== quartz ==
==> flow/design.v <==
`timescale 1ns / 1ps
module rrc_filter #(
	parameter WIDTH = 9
)(
	input logic clk,
	input logic rst,
	input logic signed [WIDTH-1:0] filter_in,
	output logic signed [WIDTH-1:0] filter_out
);
	logic signed [WIDTH-1:0] shift_reg_out [0:31];
	logic signed [2*WIDTH-1:0] mul_sum [0:32];
	logic signed [23:0] acc_sum;
	integer i;
	always @(posedge clk or posedge rst) begin
		if(rst) begin
			for(i = 0; i < 32; i=i+1) begin
				shift_reg_out[i] <= 9'b0;
			end
		end
		else begin
			shift_reg_out[0] <= filter_in;
			for(i = 0; i < 31; i=i+1) begin
				shift_reg_out[i+1] <= shift_reg_out[i];
			end
		end
	end
	multiplier_9b #(.WIDTH(9)) MUL0(.mul_in(filter_in), .coefficient(9'd0), .mul_out(mul_sum[0]));
	multiplier_9b #(.WIDTH(9)) MUL1(.mul_in(shift_reg_out[0]), .coefficient(-9'd1), .mul_out(mul_sum[1]));
	multiplier_9b #(.WIDTH(9)) MUL2(.mul_in(shift_reg_out[1]), .coefficient(9'd1),.mul_out(mul_sum[2]));
	multiplier_9b #(.WIDTH(9)) MUL3(.mul_in(shift_reg_out[2]), .coefficient(9'd0),.mul_out(mul_sum[3]));
	multiplier_9b #(.WIDTH(9)) MUL4(.mul_in(shift_reg_out[3]), .coefficient(-9'd1),.mul_out(mul_sum[4]));
	multiplier_9b #(.WIDTH(9)) MUL5(.mul_in(shift_reg_out[4]), .coefficient(9'd2),.mul_out(mul_sum[5]));
	multiplier_9b #(.WIDTH(9)) MUL6(.mul_in(shift_reg_out[5]), .coefficient(9'd0),.mul_out(mul_sum[6]));
	multiplier_9b #(.WIDTH(9)) MUL7(.mul_in(shift_reg_out[6]), .coefficient(-9'd2),.mul_out(mul_sum[7]));
	multiplier_9b #(.WIDTH(9)) MUL8(.mul_in(shift_reg_out[7]), .coefficient(9'd2),.mul_out(mul_sum[8]));
	multiplier_9b #(.WIDTH(9)) MUL9(.mul_in(shift_reg_out[8]), .coefficient(9'd0),.mul_out(mul_sum[9]));
	multiplier_9b #(.WIDTH(9)) MUL10(.mul_in(shift_reg_out[9]), .coefficient(-9'd6),.mul_out(mul_sum[10]));
	multiplier_9b #(.WIDTH(9)) MUL11(.mul_in(shift_reg_out[10]), .coefficient(9'd8),.mul_out(mul_sum[11]));
	multiplier_9b #(.WIDTH(9)) MUL12(.mul_in(shift_reg_out[11]), .coefficient(9'd10),.mul_out(mul_sum[12]));
	multiplier_9b #(.WIDTH(9)) MUL13(.mul_in(shift_reg_out[12]), .coefficient(-9'd28),.mul_out(mul_sum[13]));
	multiplier_9b #(.WIDTH(9)) MUL14(.mul_in(shift_reg_out[13]), .coefficient(-9'd14),.mul_out(mul_sum[14]));
	multiplier_9b #(.WIDTH(9)) MUL15(.mul_in(shift_reg_out[14]), .coefficient(9'd111),.mul_out(mul_sum[15]));
	multiplier_9b #(.WIDTH(9)) MUL16(.mul_in(shift_reg_out[15]), .coefficient(9'd196),.mul_out(mul_sum[16]));
	multiplier_9b #(.WIDTH(9)) MUL17(.mul_in(shift_reg_out[16]), .coefficient(9'd111),.mul_out(mul_sum[17]));
	multiplier_9b #(.WIDTH(9)) MUL18(.mul_in(shift_reg_out[17]), .coefficient(-9'd14),.mul_out(mul_sum[18]));
	multiplier_9b #(.WIDTH(9)) MUL19(.mul_in(shift_reg_out[18]), .coefficient(-9'd28),.mul_out(mul_sum[19]));
	multiplier_9b #(.WIDTH(9)) MUL20(.mul_in(shift_reg_out[19]), .coefficient(9'd10),.mul_out(mul_sum[20]));
	multiplier_9b #(.WIDTH(9)) MUL21(.mul_in(shift_reg_out[20]), .coefficient(9'd8),.mul_out(mul_sum[21]));
	multiplier_9b #(.WIDTH(9)) MUL22(.mul_in(shift_reg_out[21]), .coefficient(-9'd6),.mul_out(mul_sum[22]));
	multiplier_9b #(.WIDTH(9)) MUL23(.mul_in(shift_reg_out[22]), .coefficient(9'd0),.mul_out(mul_sum[23]));
	multiplier_9b #(.WIDTH(9)) MUL24(.mul_in(shift_reg_out[23]), .coefficient(9'd2),.mul_out(mul_sum[24]));
	multiplier_9b #(.WIDTH(9)) MUL25(.mul_in(shift_reg_out[24]), .coefficient(-9'd2),.mul_out(mul_sum[25]));
	multiplier_9b #(.WIDTH(9)) MUL26(.mul_in(shift_reg_out[25]), .coefficient(9'd0),.mul_out(mul_sum[26]));
	multiplier_9b #(.WIDTH(9)) MUL27(.mul_in(shift_reg_out[26]), .coefficient(9'd2),.mul_out(mul_sum[27]));
	multiplier_9b #(.WIDTH(9)) MUL28(.mul_in(shift_reg_out[27]), .coefficient(-9'd1),.mul_out(mul_sum[28]));
	multiplier_9b #(.WIDTH(9)) MUL29(.mul_in(shift_reg_out[28]), .coefficient(9'd0),.mul_out(mul_sum[29]));
	multiplier_9b #(.WIDTH(9)) MUL30(.mul_in(shift_reg_out[29]), .coefficient(9'd1),.mul_out(mul_sum[30]));
	multiplier_9b #(.WIDTH(9)) MUL31(.mul_in(shift_reg_out[30]), .coefficient(-9'd1),.mul_out(mul_sum[31]));
	multiplier_9b #(.WIDTH(9)) MUL32(.mul_in(shift_reg_out[31]), .coefficient(9'd0),.mul_out(mul_sum[32]));
	always_comb begin : accumulate_sum
		acc_sum = mul_sum[0] + mul_sum[1] + mul_sum[2] + mul_sum[3] + mul_sum[4] + 
		mul_sum[5] + mul_sum[6] + mul_sum[7] + mul_sum[8] + mul_sum[9] + 
		mul_sum[10] + mul_sum[11] + mul_sum[12] + mul_sum[13] + mul_sum[14] + 
		mul_sum[15] + mul_sum[16] + mul_sum[17] + mul_sum[18] + mul_sum[19] + 
		mul_sum[20] + mul_sum[21] + mul_sum[22] + mul_sum[23] + mul_sum[24] + 
		mul_sum[25] + mul_sum[26] + mul_sum[27] + mul_sum[28] + mul_sum[29] + 
		mul_sum[30] + mul_sum[31] + mul_sum[32];  
	end
	logic signed [15:0] trunc_frac_sum;
	assign trunc_frac_sum = acc_sum[23:8];
	always_ff @( posedge clk or posedge rst ) begin : blockName
		if(rst) begin
			filter_out <= 0;
		end
		else if(trunc_frac_sum > 255) begin
			filter_out <= 255;
		end
		else if(trunc_frac_sum < -256) begin
			filter_out <= -256;
		end
		else begin
			filter_out <= trunc_frac_sum;
		end
	end
endmodule
module multiplier_9b #(
	parameter WIDTH = 9
)(
	input logic signed [WIDTH-1:0] mul_in,
	input logic signed [WIDTH-1:0] coefficient,
	output logic signed [2*WIDTH-1:0] mul_out
);
	assign mul_out = mul_in * coefficient;
endmodule
Settings: LEC_CHECK=0, ABC_AREA=0, CAP_MARGIN=30, CELL_PAD_IN_SITES_DETAIL_PLACEMENT=1, CELL_PAD_IN_SITES_GLOBAL_PLACEMENT=0, CORE_ASPECT_RATIO=0.54, CORE_MARGIN=9, CORE_UTILIZATION=38, CTS_CLUSTER_SIZE=22, GPL_ROUTABILITY_DRIVEN=0, GPL_TIMING_DRIVEN=0, MIN_ROUTING_LAYER=met1, PLACE_DENSITY_LB_ADDON=0.26, SLEW_MARGIN=20; clock period 17.7 ns.
run.sh (not shown) runs the stock make flow with config.mk's settings and CLKGATE_MAP_FILE=.
Here is what was changed in the inputs of lagoon compared with quartz.
Settings: swapping 30 for 20 in CAP_MARGIN; clearing CELL_PAD_IN_SITES_DETAIL_PLACEMENT, which used to be 1; clearing CTS_CLUSTER_SIZE, which used to be 22; putting PLACE_DENSITY at 0.41 where nothing was set; clearing CELL_PAD_IN_SITES_GLOBAL_PLACEMENT, which used to be 0; swapping 9 for 2 in CORE_MARGIN; swapping 38 for 72 in CORE_UTILIZATION; clearing GPL_ROUTABILITY_DRIVEN, which used to be 0; clearing PLACE_DENSITY_LB_ADDON, which used to be 0.26; clearing CORE_ASPECT_RATIO, which used to be 0.54; clearing GPL_TIMING_DRIVEN, which used to be 0; clearing MIN_ROUTING_LAYER, which used to be met1; swapping 0 for 1 in ABC_AREA; swapping 17.7 for 5.65 in the clock period (ns, I/O delays scaled along).
--- outcome ---
- Min via count across quartz and lagoon: quartz
- quartz was smaller in final cell area than lagoon.
- Cell resize tally after clock tree synthesis (lower): quartz
- Compared with quartz, in lagoon signed area change from the synthesized netlist to the final layout now larger; fraction of area in registers now smaller; count of clock-buffer cells in the layout now larger; count of buffers not belonging to the clock network in the layout now larger.
- quartz → lagoon: routed length on met2 increased by 11000 µm relative to the old numbers.
- [lagoon] flow finished | final checks: failed | reasons: negative setup slack
- lagoon reports its layer with the highest usage after global routing as met2 while quartz reports met1.
The inputs of willow differ from those of lagoon as listed below.
Settings: removing ABC_AREA (formerly 1); removing PLACE_DENSITY (formerly 0.41); changing CORE_UTILIZATION from 72 to 40; changing the clock period (ns, I/O delays scaled along) from 5.65 to 11.6.
==> results <==
The register clock-pin slew on the reported worst setup and hold paths on willow is in line with that on lagoon. willow vs lagoon: achievable clock frequency down in willow. Ratio of final minimum period to clock period down 71 points in willow wrt lagoon. [compare] base=lagoon new=willow: post-placement cell count lower, share of cell area taken by multi-input logic gates higher, maximum fanout count along the critical path roughly the same, number of enable flip-flop cells roughly the same. willow completed end to end with timing, DRC and antenna clean. Nothing crashed in lagoon and all stages finished; the problem is that the final layout failed, the offending checks being negative setup slack. Higher cell count after synthesis goes to lagoon over willow. Summary — transition time at the pin with the least slew margin, willow relative to lagoon: lower, by 18 ps. willow vs lagoon: largest incremental delay on the critical path up. willow vs lagoon, critical path launch point: shift_reg_out[14][0]$_DFF_PP0_ vs shift_reg_out[14][2]$_DFF_PP0_.
Setup changes, willow to harbor
Settings: putting CTS_CLUSTER_SIZE at 25 where nothing was set; putting ABC_AREA at 1 where nothing was set; putting CTS_CLUSTER_DIAMETER at 205 where nothing was set; putting PLACE_DENSITY_LB_ADDON at 0.05 where nothing was set; swapping 40 for 72 in CORE_UTILIZATION; swapping 11.6 for 6.91 in the clock period (ns, I/O delays scaled along).
### Flow results
Nothing crashed in harbor and all stages finished; the problem is that the final layout failed, the offending checks being negative setup slack.
harbor vs willow, worst setup slack went down by 2940 ps.
Compared with willow, in harbor clock latency on the worst-skew pair fell by 30 ps; final design instance area without fill rose by about 10%; chip area line of the yosys report rose by 1.1%.
[harbor] total number of vias rose about 22% relative to willow
Diff willow..harbor | sequential cell area in the final layout | negligible
diff inputs: harbor => maple
Settings: ABC_AREA: 1 -> unset; PLACE_DENSITY_LB_ADDON: 0.05 -> unset; CTS_CLUSTER_DIAMETER: 205 -> unset; CTS_CLUSTER_SIZE: 25 -> unset; CORE_UTILIZATION: 72 -> 40; the clock period (ns, I/O delays scaled along): 6.91 -> 10.2.
Results
maple reached the final stage; the timing, DRC and antenna checks on its layout passed.
From harbor to maple the numbers moved as follows: non-clock buffer count fell by 331, minimum period implied by the final worst setup slack rose by 780 ps.
Compared with harbor, maple shows a lower yosys synthesis chip area.
Taking harbor as the reference point, the wire length of the first global-routing pass of maple falls by 14%.
Final design instance area without fill improves in maple relative to harbor.
Fraction of the cycle the final worst path needs ends up lower on maple.
Input changes introduced in ember (baseline for comparison: maple):
Settings: CORE_UTILIZATION now 71, was 40; the clock period (ns, I/O delays scaled along) now 8.33, was 10.2.
ember reports its critical path endpoint as filter_out[4]$_DFF_PP0_ while maple reports filter_out[5]$_DFF_PP0_.
Summary — length in cells of the worst reg-to-reg path, ember relative to maple: higher, by 1.
Nothing crashed in ember and all stages finished; the problem is that the final layout failed, the offending checks being negative setup slack.
Delta (ember minus maple): worst setup timing slack at the placement stage went down 1720 ps, source-to-sink clock delay at the later pin of the worst-skew pair went up 60 ps, logic share of the area went down 2.5 points, height of the chip went down about 25%.
